== v54 ==
==> flow/design.v (excerpt) <==
module mac_16bit(out_rounded,md,mr,clk,rst);
output reg [26:0] out_rounded;
input [15:0] md,mr;               
input clk,rst;
reg [15:0] MD,MR;
reg [39:0] acc;
wire [39:0] mult_out;
wire [17:0] PP0,PP1,PP2,PP3,PP4,PP5,PP6,PP7,PP8;
reg [31:0] PP0_reg,PP1_reg,PP2_reg,PP3_reg,PP4_reg,PP5_reg,PP6_reg,PP7_reg,PP8_reg;
wire [31:0] PP0_FULL,PP1_FULL,PP2_FULL,PP3_FULL,PP4_FULL,PP5_FULL,PP6_FULL,PP7_FULL,PP8_FULL;
wire [7:0] neg;
wire [31:0] sum0,carry0,sum1,carry1,sum2,carry2,sum3,carry3,sum4,carry4,sum5,carry5,sum6,carry6;
wire [39:0] new_acc;
reg [2:0] setup_count;
reg setup_completed;
reg [8:0] count;
generatePartialProducts PP(.PP0(PP0),.PP1(PP1),.PP2(PP2),.PP3(PP3),.PP4(PP4),.PP5(PP5),.PP6(PP6),.PP7(PP7),.PP8(PP8),.neg(neg),.MD(MD),.MR(MR));
genvar i;
assign PP0_FULL[16:0] = PP0;
for(i=31; i>16; i=i-1) begin
  assign PP0_FULL[i] = PP0_FULL[16];
end
assign PP1_FULL[18:2] = PP1;
for(i=31; i>18; i=i-1) begin
  assign PP1_FULL[i] = PP1_FULL[18];
end
assign PP1_FULL[1] = 1'b0;
assign PP1_FULL[0] = neg[0];
assign PP2_FULL[20:4] = PP2;
for(i=31; i>20; i=i-1) begin
  assign PP2_FULL[i] = PP2_FULL[20];
end
assign PP2_FULL[3] = 1'b0;
assign PP2_FULL[2] = neg[1];
for(i=0; i<2; i=i+1) begin
  assign PP2_FULL[i] = 1'b0;
end
assign PP3_FULL[22:6] = PP3;
for(i=31; i>22; i=i-1) begin
  assign PP3_FULL[i] = PP3_FULL[22];
end
assign PP3_FULL[5] = 1'b0;
  ...
For scale: ~20000 µm² of cells after synthesis.
make LEC_CHECK=0 ABC_AREA=1 CAP_MARGIN=20 CORE_MARGIN=2 CORE_UTILIZATION=40 MAX_ROUTING_LAYER=met4 SLEW_MARGIN=20 TNS_END_PERCENT=85 finish   # period 9.72 ns
run.sh (not shown) runs the stock make flow with config.mk's settings and CLKGATE_MAP_FILE=.
> inputs changed (v54 -> v38)
# v54
export LEC_CHECK = 0
export ABC_AREA = 1
export CAP_MARGIN = 20
export CORE_MARGIN = 2
export CORE_UTILIZATION = 40
export MAX_ROUTING_LAYER = met4
export SLEW_MARGIN = 20
export TNS_END_PERCENT = 85
create_clock -name core_clock -period 9.72 [get_ports {clk}]
# v38
export LEC_CHECK = 0
export CAP_MARGIN = 20
export CORE_MARGIN = 2
export CORE_UTILIZATION = 72
export PLACE_DENSITY_LB_ADDON = 0.0
export SLEW_MARGIN = 20
create_clock -name core_clock -period 6.4 [get_ports {clk}]
--- outcome ---
| v38 | all stages done | FAIL | setup timing |. Sort v54 and v38 by placement-stage worst setup slack, descending, and v54 comes first. Comparing v54 and v38, the lower fraction of synthesized area in multiplexers is on v54.
The following lists how v24 was set up differently from v38:
# v38
export LEC_CHECK = 0
export CAP_MARGIN = 20
export CORE_MARGIN = 2
export CORE_UTILIZATION = 72
export PLACE_DENSITY_LB_ADDON = 0.0
export SLEW_MARGIN = 20
create_clock -name core_clock -period 6.4 [get_ports {clk}]
# v24
export LEC_CHECK = 0
export CAP_MARGIN = 20
export CORE_ASPECT_RATIO = 0.89
export CORE_MARGIN = 2
export CORE_UTILIZATION = 72
export CTS_CLUSTER_SIZE = 31
export HOLD_SLACK_MARGIN = -0.08
export PLACE_DENSITY_LB_ADDON = 0.0
export SETUP_SLACK_MARGIN = 0.89
export SLEW_MARGIN = 20
create_clock -name core_clock -period 5.44 [get_ports {clk}]
### Flow results
Met1 wire length: v24 > v38
In v24 the implementation ran to completion but is not tape-out ready, as the final checks report setup timing.
v24 reports a higher number of ordinary and repair buffers in the finished layout than v38 does.
[v24] logic depth of the worst path, buffers included fell about 3.2% relative to v38
Final setup slack of the worst path came out lower on v24 than on v38.
v24 ended with more post-route minimum period than v38.
The following lists how v29 was set up differently from v24:
# v24
export LEC_CHECK = 0
export CAP_MARGIN = 20
export CORE_ASPECT_RATIO = 0.89
export CORE_MARGIN = 2
export CORE_UTILIZATION = 72
export CTS_CLUSTER_SIZE = 31
export HOLD_SLACK_MARGIN = -0.08
export PLACE_DENSITY_LB_ADDON = 0.0
export SETUP_SLACK_MARGIN = 0.89
export SLEW_MARGIN = 20
create_clock -name core_clock -period 5.44 [get_ports {clk}]
# v29
export LEC_CHECK = 0
export ABC_AREA = 1
export CAP_MARGIN = 20
export CORE_MARGIN = 2
export CORE_UTILIZATION = 72
export CTS_CLUSTER_DIAMETER = 202
export CTS_CLUSTER_SIZE = 20
export PLACE_DENSITY_LB_ADDON = 0.29
export SLEW_MARGIN = 20
create_clock -name core_clock -period 5.58 [get_ports {clk}]
Results
- No crash in v29: every stage finished, but the layout fails its final checks due to setup timing.
- Compared to v24, the routing of v29 uses more wire.
- | data required time of the worst path | v29 vs v24 | 0.08 ns higher |
- v29 ended with more via count of the first global-routing pass than v24.
- Changes observed in v29 relative to v24: data arrival at the endpoint of the critical path grew by 1.01 ns, count of buffer and inverter cells on the critical path increased 3, global-route wire length before repair climbed 3.9%, simple logic cell fraction of the synthesized area was more or less identical.
- Summary: with v24 as the reference, post-route cell area in v29 moved down by a few percent.
- In v29, xor/xnor share of the synthesized area is higher than in v24.
- v29 against v24; height of the chip is up by a few percent.
- In the reports for v24 and v29, the smaller routed metal-1 wirelength belongs to v24.
> inputs changed (v29 -> v16)
# v29
export LEC_CHECK = 0
export ABC_AREA = 1
export CAP_MARGIN = 20
export CORE_MARGIN = 2
export CORE_UTILIZATION = 72
export CTS_CLUSTER_DIAMETER = 202
export CTS_CLUSTER_SIZE = 20
export PLACE_DENSITY_LB_ADDON = 0.29
export SLEW_MARGIN = 20
create_clock -name core_clock -period 5.58 [get_ports {clk}]
# v16
export LEC_CHECK = 0
export CAP_MARGIN = 20
export CORE_MARGIN = 2
export CORE_UTILIZATION = 40
export SLEW_MARGIN = 20
create_clock -name core_clock -period 6.9 [get_ports {clk}]
==> results <==
v16 ended with every stage complete and zero timing, DRC or antenna violations. In v16, the worst-case register-to-register setup slack came out 2.85 ns above the value in v29. Critical path endpoint: acc[37] -> v16, acc[39] -> v29. v16 reports its slowest stage cell on the critical path as fa_1 while v29 reports fa_2. Design area delta (v16 − v29): favourable. Against v29, v16 comes in 1 higher on number of H-tree levels. Post-place setup slack: v16 vs v29 up 0.19 ns.
The inputs of v49 differ from those of v16 as listed below.
# v16
export LEC_CHECK = 0
export CAP_MARGIN = 20
export CORE_MARGIN = 2
export CORE_UTILIZATION = 40
export SLEW_MARGIN = 20
create_clock -name core_clock -period 6.9 [get_ports {clk}]
# v49
export LEC_CHECK = 0
export CAP_MARGIN = 20
export CORE_MARGIN = 2
export CORE_UTILIZATION = 72
export CTS_CLUSTER_SIZE = 40
export PLACE_DENSITY_LB_ADDON = 0.0
export SLEW_MARGIN = 20
create_clock -name core_clock -period 3.73 [get_ports {clk}]
Compare v49 and v16 | global-route wire length before repair higher: v49
The first element of the critical path comes out PP2_reg[14] in one run and PP2_reg[13] in the other, namely in v49 and v16 respectively.
v49 completed end to end; final checks failed (setup timing).
Taking v16 over v49, the critical path depth ratio works out to 1.08.
NOTE floorplan row count v16->v49 decreased by more than a quarter
From v49 to v16, number of buffers added to fix hold violations after cts did not move at all.
Die outline height was higher in v16 than in v49.
As of v49, number of vias after detailed routing had risen by more than 10% compared to v16.
On cell area, v16 beats v49.
